==> inputs of run K <==
==> flow/design.v <==
module RSA_IP #(parameter WIDTH = 3) (
    IN_P, IN_Q, IN_E,
    OUT_N, OUT_D 
);
input  [WIDTH-1:0]   IN_P, IN_Q;
input  [WIDTH*2-1:0] IN_E;
output [WIDTH*2-1:0] OUT_N, OUT_D;
genvar k ; 
assign OUT_N = IN_P * IN_Q ;
wire [WIDTH*2-2:0] phi_N ;
assign phi_N = (IN_P - 1) * (IN_Q - 1) ;
wire        [WIDTH*2-2:0] r        [0:2*WIDTH-1] ;
wire signed [WIDTH*2-1:0] t        [0:2*WIDTH-1] ;
wire        [4:0]         quotient [0:2*WIDTH-1] ;
assign r[0] = phi_N ;
assign t[0] = 0 ;
assign quotient[0] = 0 ;
assign r[1] = IN_E ;
assign t[1] = 1 ;
assign quotient[1] = 0 ;
generate
	for (k=2 ; k< (2*WIDTH) ; k=k+1) begin : gen_d_level
		assign quotient[k] = r[k-2]  /  r[k-1] ; 
		assign t[k] = (r[k-1] ==1)? t[k-1]         : t[k-2]  - quotient[k] * t[k-1] ;
		assign r[k] = (r[k-1] ==1)? 1 				: r[k-2]  - quotient[k] * r[k-1] ;
	end
endgenerate
assign OUT_D =(t[(2*WIDTH)-1] > 0 ) ? t[(2*WIDTH)-1] : t[(2*WIDTH)-1] + phi_N; 
endmodule
module RSA_TOP (
    clk, rst_n, in_valid,
    in_p, in_q, in_e, in_c,
    out_valid, out_m
);
input clk, rst_n, in_valid;
input [3:0] in_p, in_q;
input [7:0] in_e, in_c;
output reg out_valid;
output reg [7:0] out_m;
parameter WIDTH = 4 ;
parameter ST_IN = 0 ;
parameter ST_OUT = 1 ;  
reg current_state  ;
reg next_state  ;
reg  [WIDTH*2-1:0] c_text , c_wait_1 ;
reg  [WIDTH-1  :0] get_p, get_q ;
reg  [WIDTH*2-1:0] get_e ;
reg  [WIDTH*2-1:0] decrypted_text  ;
reg  [WIDTH*2-1:0] decrypted_text_wait_1  ;
wire [WIDTH*2-1:0] OUT_D, OUT_N ;
reg  [WIDTH*2-1:0] private_D , private_N ;
reg  [2:0] count_number ;
reg  [2:0] count_out ; 
integer i  ;
reg count_1 ;
always@(posedge clk, negedge rst_n)
begin
	if(!rst_n)
		begin
			count_1 <= 'd0 ;
		end
	else if (current_state == ST_IN)
		begin
			if (in_valid) begin
				if(count_1 !=1) 
					count_1 <= count_1 + 'd1 ;
			end
		end
	else
		count_1 <= 'd0 ;
end	
reg [2:0] count_8 ;
always@(posedge clk, negedge rst_n)
begin
	if(!rst_n)
		begin
			count_8 <= 'd0 ;
		end
	else if (current_state == ST_IN)
		begin
			if (in_valid) begin
				count_8 <= count_8 + 'd1 ;
			end
		end
	else if (current_state == ST_OUT)
		begin
			count_8 <= count_8 + 'd1 ;
		end
	else
		count_8 <= 'd0 ;
end
always@(posedge clk, negedge rst_n)
begin
	if(!rst_n)
		begin
			get_e <='d0;
			get_p <='d0;
			get_q <='d0;
		end
	else 
		begin
			if (count_1 == 0)
				begin
					get_e <= in_e ;
					get_p <= in_p ;
					get_q <= in_q ;
				end
		end	
end
always@(posedge clk, negedge rst_n)
begin
	if(!rst_n)
		begin
				c_text <= 'd0;
		end
	else if (current_state == ST_IN)
		begin
			if(in_valid ) 
				c_text <= in_c;
		end
end
always@ (posedge clk , negedge rst_n )begin
	if (!rst_n )begin
		c_wait_1 <= 'd0 ;
	end else begin
		c_wait_1 <= c_text ;
	end
end
always@(posedge clk, negedge rst_n)
begin
	if(!rst_n)begin
			private_D <= 'd0;
			private_N <= 'd0;
	end
	else if (current_state == ST_IN)begin
			if (count_1 == 1)begin
				private_D <= OUT_D;
				private_N <= OUT_N;
			end
	end
end
RSA_IP #(.WIDTH(WIDTH)) U0 ( .IN_P(get_p) , .IN_Q(get_q) , .IN_E(get_e) , .OUT_N (OUT_N) , .OUT_D (OUT_D) )  ; 
wire [WIDTH*2-1:0] a0 , a1  ;
wire [WIDTH*4-1:0] a0_square ;
assign a0 = c_wait_1 % private_N ;	 
assign a0_square = a0*a0 ;  
assign a1 = (a0_square)  % private_N ;	 
reg [WIDTH*2-1:0] pipe_a0 , pipe_a1 ;
always@(posedge clk , negedge rst_n)begin
	if (!rst_n)begin
		pipe_a0    <= 'd0 ;
		pipe_a1    <= 'd0 ;
	end else begin
		pipe_a0 <= a0 ;
		pipe_a1 <= a1 ;
	end
end
wire [WIDTH*2-1:0] a0_a1_value ; 
reg [WIDTH*2-1:0] tmp_1_to_2 ;
wire [WIDTH*2-1:0] a2, a3 ;
wire [WIDTH*4-1:0] pipe_a1_square  ;
wire [WIDTH*4-1:0] a2_square   ;
wire [WIDTH*4-1:0] pipe_a0_mult_a1 ;
assign pipe_a1_square  = (pipe_a1 * pipe_a1) ;
assign pipe_a0_mult_a1 = (pipe_a0 * pipe_a1) ; 
assign a2_square   = (a2      * a2 ) ; 
assign a0_a1_value = (pipe_a0_mult_a1  ) % private_N ; 
assign a2          = (pipe_a1_square   ) % private_N ;
assign a3      = (a2_square    ) % private_N ; 
always@(*)begin
	if (private_D[0] == 1  && private_D[1] == 1)begin
		tmp_1_to_2 = a0_a1_value ;
	end else if (private_D[0] == 1  && private_D[1] == 0)begin
		tmp_1_to_2 = pipe_a0 ;
	end else if (private_D[0] == 0  && private_D[1] == 1)begin
		tmp_1_to_2 = pipe_a1 ;
	end else begin   
		tmp_1_to_2 = 0 ;
	end
end
reg [WIDTH*2-1:0] pipe_a3 , pipe_tmp1 , pipe_a2;
always@(posedge clk , negedge rst_n)begin
	if (!rst_n)begin
		pipe_a3    <= 'd0 ;
		pipe_tmp1  <= 'd0 ;
		pipe_a2    <= 'd0 ;
	end else begin
		pipe_tmp1  <= tmp_1_to_2 ;
		pipe_a3    <= a3 ;
		pipe_a2    <= a2 ; 
	end
end
reg [WIDTH*2-1:0] tmp_2_to_3 ;
wire [WIDTH*2-1:0] a4, a5 ;
wire [WIDTH*4-1:0] pipe_a3_square  ;
wire [WIDTH*4-1:0] tmp_a4_square   ;
assign pipe_a3_square  = (pipe_a3 * pipe_a3 ) ;
assign tmp_a4_square   = (a4  * a4  ) ;
assign a4 = (pipe_a3_square )%private_N ; 
assign a5 = (tmp_a4_square  )%private_N ;
wire [WIDTH*4-1:0] pipe_a2_a3 ;
assign pipe_a2_a3 = pipe_a2 * pipe_a3 ; 
wire [WIDTH*2-1:0] a2_a3_value ;
assign a2_a3_value = pipe_a2_a3% private_N ; 
always@(*)begin
	if (private_D[2] == 1  && private_D[3] == 1)begin
		tmp_2_to_3 = a2_a3_value ;
	end else if (private_D[2] == 1  && private_D[3] == 0)begin
		tmp_2_to_3 = pipe_a2 ;
	end else if (private_D[2] == 0  && private_D[3] == 1)begin
		tmp_2_to_3 = pipe_a3 ;
	end else begin   
		tmp_2_to_3 = 0 ;
	end
end
reg [WIDTH*2-1:0] pipe_a5 , pipe_tmp2_0 , pipe_a4 , pipe_tmp2_1 ;
reg in_valid_3 ; 
always@(posedge clk , negedge rst_n)begin
	if (!rst_n)begin
		pipe_a5        <= 'd0 ;
		pipe_a4        <= 'd0 ;
		pipe_tmp2_0    <= 'd0 ;
		pipe_tmp2_1    <= 'd0 ;
	end else begin
		pipe_a5      <= a5 ;
		pipe_a4      <= a4 ;
		pipe_tmp2_0  <= pipe_tmp1 ; 
		pipe_tmp2_1  <= tmp_2_to_3 ; 
	end
end
reg [WIDTH*2-1:0] tmp_3_to_4_0 , tmp_3_to_4_1 ;
wire [WIDTH*2-1:0] a6 ;
wire [WIDTH*4-1:0] pipe_a5_square ;
assign pipe_a5_square = (pipe_a5 * pipe_a5 ) ;
assign a6     = (pipe_a5_square)%private_N ; 
wire [WIDTH*4-1:0] pipe_a4_a5 ;
assign pipe_a4_a5  = pipe_a4 * pipe_a5 ; 
wire [WIDTH*2-1:0] a4_a5_value ;
assign a4_a5_value = pipe_a4_a5 % private_N ; 
wire [WIDTH*4-1:0] pipe_tmp0_tmp1 ;
assign pipe_tmp0_tmp1 = pipe_tmp2_0 * pipe_tmp2_1 ; 
wire [WIDTH*2-1:0] tmp0_tmp1_value ;
assign tmp0_tmp1_value = pipe_tmp0_tmp1 % private_N ; 
always@(*)begin    
	if (private_D[4] == 1  && private_D[5] == 1)begin
		tmp_3_to_4_0 = a4_a5_value ;
	end else if (private_D[4] == 1  && private_D[5] == 0)begin
		tmp_3_to_4_0 = pipe_a4 ;
	end else if (private_D[4] == 0  && private_D[5] == 1)begin
		tmp_3_to_4_0 = pipe_a5 ;
	end else begin   
		tmp_3_to_4_0 = 0 ;
	end
end
always@(*)begin
	if (pipe_tmp2_0 == 0  && pipe_tmp2_1 == 0)begin
		tmp_3_to_4_1 = 0 ;
	end else if (pipe_tmp2_0 == 0 ) begin
		tmp_3_to_4_1 = pipe_tmp2_1 ;
	end else if (pipe_tmp2_1 == 0)begin
		tmp_3_to_4_1 = pipe_tmp2_0 ;
	end else begin  
		tmp_3_to_4_1 = tmp0_tmp1_value ;
	end
end
reg [WIDTH*2-1:0] pipe_a6 , pipe_tmp3_0 , pipe_tmp3_1 ;
always@(posedge clk , negedge rst_n)begin
	if (!rst_n)begin
		pipe_a6	     <= 'd0 ;
		pipe_tmp3_0  <= 'd0 ;
	 	pipe_tmp3_1  <= 'd0 ; 
	end else begin
		pipe_a6	      <= a6 ;
		pipe_tmp3_0   <= tmp_3_to_4_0 ; 
		pipe_tmp3_1   <= tmp_3_to_4_1 ; 
	end
end
reg [WIDTH*2-1:0] tmp_4_to_5 ; 
wire [WIDTH*4-1:0] pipe_tmp3_0_tmp3_1 ;
assign pipe_tmp3_0_tmp3_1 = pipe_tmp3_0 * pipe_tmp3_1 ;
wire [WIDTH*2-1:0] tmp3_0_tmp3_1_value ;
assign  tmp3_0_tmp3_1_value = pipe_tmp3_0_tmp3_1 % private_N ; 
always@(*)begin
	if (pipe_tmp3_0 == 0  && pipe_tmp3_1 == 0)begin
		tmp_4_to_5 = 0 ;
	end else if (pipe_tmp3_0 == 0 ) begin
		tmp_4_to_5 = pipe_tmp3_1 ;
	end else if (pipe_tmp3_1 == 0)begin
		tmp_4_to_5 = pipe_tmp3_0 ;
	end else begin  
		tmp_4_to_5 = tmp3_0_tmp3_1_value ;
	end
end
reg [WIDTH*2-1:0] pipe_tmp5_0, pipe_tmp5_1 ;
always@(posedge clk , negedge rst_n)begin
	if (!rst_n)begin
		pipe_tmp5_0 <= 'd0 ;
		pipe_tmp5_1 <= 'd0 ;
	end else begin
		pipe_tmp5_0 <= pipe_a6 ;
		pipe_tmp5_1 <= tmp_4_to_5 ; 
	end
end
reg [WIDTH*2-1:0] tmp_5_to_6 ; 
wire [WIDTH*4-1:0] pipe_tmp5_0_tmp5_1 ;
assign pipe_tmp5_0_tmp5_1 = pipe_tmp5_0 * pipe_tmp5_1 ;
wire [WIDTH*2-1:0] tmp5_0_tmp5_1_value ;
assign tmp5_0_tmp5_1_value = pipe_tmp5_0_tmp5_1 % private_N ; 
always@(*)begin
	if (private_D[6] == 0  && pipe_tmp5_1 == 0)begin
		tmp_5_to_6 = 0 ;
	end else if (private_D[6] == 0 ) begin
		tmp_5_to_6 = pipe_tmp5_1 ;
	end else if (pipe_tmp5_1 == 0)begin
		tmp_5_to_6 = pipe_tmp5_0 ;
	end else begin  
		tmp_5_to_6 = tmp5_0_tmp5_1_value ;
	end
end
always@(posedge clk , negedge rst_n)begin
	if (!rst_n)begin
		decrypted_text <= 'd0 ;
	end else begin
		decrypted_text <= tmp_5_to_6 ; 
	end
end
always@(posedge clk , negedge rst_n)
begin
	if(!rst_n)
		begin
			out_valid <= 'd0; 
			out_m     <= 'd0; 
		end
	else if (current_state == ST_OUT)
		begin
			out_valid <= 'd1 ;
			out_m	  <= decrypted_text ;
		end
	else 
		begin
			out_valid <= 'd0 ;
			out_m	  <= 'd0 ;
		end
end
always@ (posedge clk , negedge rst_n)
begin
	if (!rst_n ) begin
		current_state <= ST_IN ;
	end else begin
		current_state <= next_state ;
	end
end
always@(*)begin
	case(current_state)
		ST_IN : begin
				if (count_8 == 7 )
					next_state = ST_OUT ; 
				else 
					next_state = ST_IN ; 
		end
		ST_OUT : begin
				if (count_8 == 7)
					next_state = ST_IN ;
				else 
					next_state = ST_OUT ; 
		end
		default : next_state = ST_IN ; 
	endcase
end
endmodule
==> flow/run.sh <==
#!/bin/bash
# the make line also repeats each setting of config.mk as NAME=value (left out here)
make -C /OpenROAD-flow-scripts/flow DESIGN_CONFIG=/design/flow/config.mk WORK_HOME=/design/flow/orfs CLKGATE_MAP_FILE= finish
==> flow/config.mk <==
export PLATFORM = sky130hd
export DESIGN_NAME = RSA_TOP
export DESIGN_NICKNAME = RSA_TOP
export VERILOG_FILES = /design/flow/design.v
export SDC_FILE = /design/flow/constraint.sdc
export NUM_CORES = 4
export LEC_CHECK = 0
export ABC_AREA = 1
export CAP_MARGIN = 20
export CORE_ASPECT_RATIO = 0.89
export CORE_MARGIN = 2
export CORE_UTILIZATION = 58
export CTS_CLUSTER_DIAMETER = 205
export CTS_CLUSTER_SIZE = 72
export GPL_TIMING_DRIVEN = 1
export MAX_ROUTING_LAYER = met4
export MIN_ROUTING_LAYER = met1
export PLACE_DENSITY = 0.5
export SLEW_MARGIN = 5
export TNS_END_PERCENT = 75
==> flow/constraint.sdc <==
create_clock -name core_clock -period 72.4 [get_ports {clk}]
set_input_delay 14.4800 -clock core_clock [delete_from_list [all_inputs] [get_ports {clk}]]
set_output_delay 14.4800 -clock core_clock [all_outputs]
set_load 0.01 [all_outputs]
==> run E: changes against run K <==
CORE_ASPECT_RATIO = default   (was 0.89)
CORE_UTILIZATION = 65   (was 58)
CTS_CLUSTER_DIAMETER = 340   (was 205)
CTS_CLUSTER_SIZE = 95   (was 72)
GPL_TIMING_DRIVEN = default   (was 1)
MAX_ROUTING_LAYER = default   (was met4)
MIN_ROUTING_LAYER = default   (was met1)
PLACE_DENSITY = default   (was 0.5)
SLEW_MARGIN = 20   (was 5)
TNS_END_PERCENT = default   (was 75)
==> flow/constraint.sdc (replaced) <==
create_clock -name core_clock -period 36.9 [get_ports {clk}]
set_input_delay 7.3800 -clock core_clock [delete_from_list [all_inputs] [get_ports {clk}]]
set_output_delay 7.3800 -clock core_clock [all_outputs]
set_load 0.01 [all_outputs]
==> run H: changes against run K <==
CORE_ASPECT_RATIO = default   (was 0.89)
CORE_UTILIZATION = 70   (was 58)
CTS_CLUSTER_DIAMETER = 227   (was 205)
CTS_CLUSTER_SIZE = default   (was 72)
GPL_TIMING_DRIVEN = default   (was 1)
MAX_ROUTING_LAYER = default   (was met4)
MIN_ROUTING_LAYER = default   (was met1)
PLACE_DENSITY = 0.65   (was 0.5)
SLEW_MARGIN = 20   (was 5)
TNS_END_PERCENT = default   (was 75)
==> flow/constraint.sdc (replaced) <==
create_clock -name core_clock -period 62.8 [get_ports {clk}]
set_input_delay 12.5600 -clock core_clock [delete_from_list [all_inputs] [get_ports {clk}]]
set_output_delay 12.5600 -clock core_clock [all_outputs]
set_load 0.01 [all_outputs]
==> run Z: changes against run K <==
ABC_AREA = default   (was 1)
CORE_ASPECT_RATIO = default   (was 0.89)
CORE_UTILIZATION = 55   (was 58)
CTS_CLUSTER_DIAMETER = default   (was 205)
CTS_CLUSTER_SIZE = default   (was 72)
GPL_TIMING_DRIVEN = default   (was 1)
MAX_ROUTING_LAYER = default   (was met4)
MIN_ROUTING_LAYER = default   (was met1)
PLACE_DENSITY = default   (was 0.5)
SLEW_MARGIN = 20   (was 5)
TNS_END_PERCENT = default   (was 75)
==> flow/constraint.sdc (replaced) <==
create_clock -name core_clock -period 85.7 [get_ports {clk}]
set_input_delay 17.1400 -clock core_clock [delete_from_list [all_inputs] [get_ports {clk}]]
set_output_delay 17.1400 -clock core_clock [all_outputs]
set_load 0.01 [all_outputs]
==> results <==
Clock skew: run Z < run K < run H.
Cell count: run H > run K > run Z.
Synthesized area is the same in run E and run H.
Run Z finished with timing, DRC and antenna clean. Run E aborted during 5_1_grt with GRT-0116. Run K ran to the end with no violations. Run H completed and failed the layout checks on setup timing.
Via count, highest first: run H, run K, run Z.
Clock-buffer cell count is the same in run K and run Z.
==> figures <==
|  | run Z | run E | run H | run K |
|---|---|---|---|---|
| Outcome | no timing/DRC/antenna violations | stopped before the end | finished with violations | no timing/DRC/antenna violations |
| Stage where the flow stopped | - | 5_1_grt | - | - |
| Violated checks | - | - | setup timing | - |
| Inserted tap cell count | 2526 | - | 2016 | 2384 |
| Combined buffer and inverter count along the critical path | 32 | - | 64 | 64 |
| Transition time at the pin with the least slew margin | 1.07 ns | - | 1.03 ns | 1.14 ns |
| Dpl hpwl | 244000 um | 266000 um | 228000 um | 231000 um |
| Critical path depth | 389 | - | 398 | 399 |
| Cell area after placement | 0.110 mm2 | 0.129 mm2 | 0.111 mm2 | 0.110 mm2 |
| Cell kind with the greatest summed area | multi-input combinational cells | - | multi-input combinational cells | multi-input combinational cells |
| Setup TNS | 0 ns | - | -17.09 ns | 0 ns |
| Highest routing layer actually used | met5 | - | met5 | met4 |
| Register fraction of the total cell area | 4.06% | - | 3.83% | 4.07% |
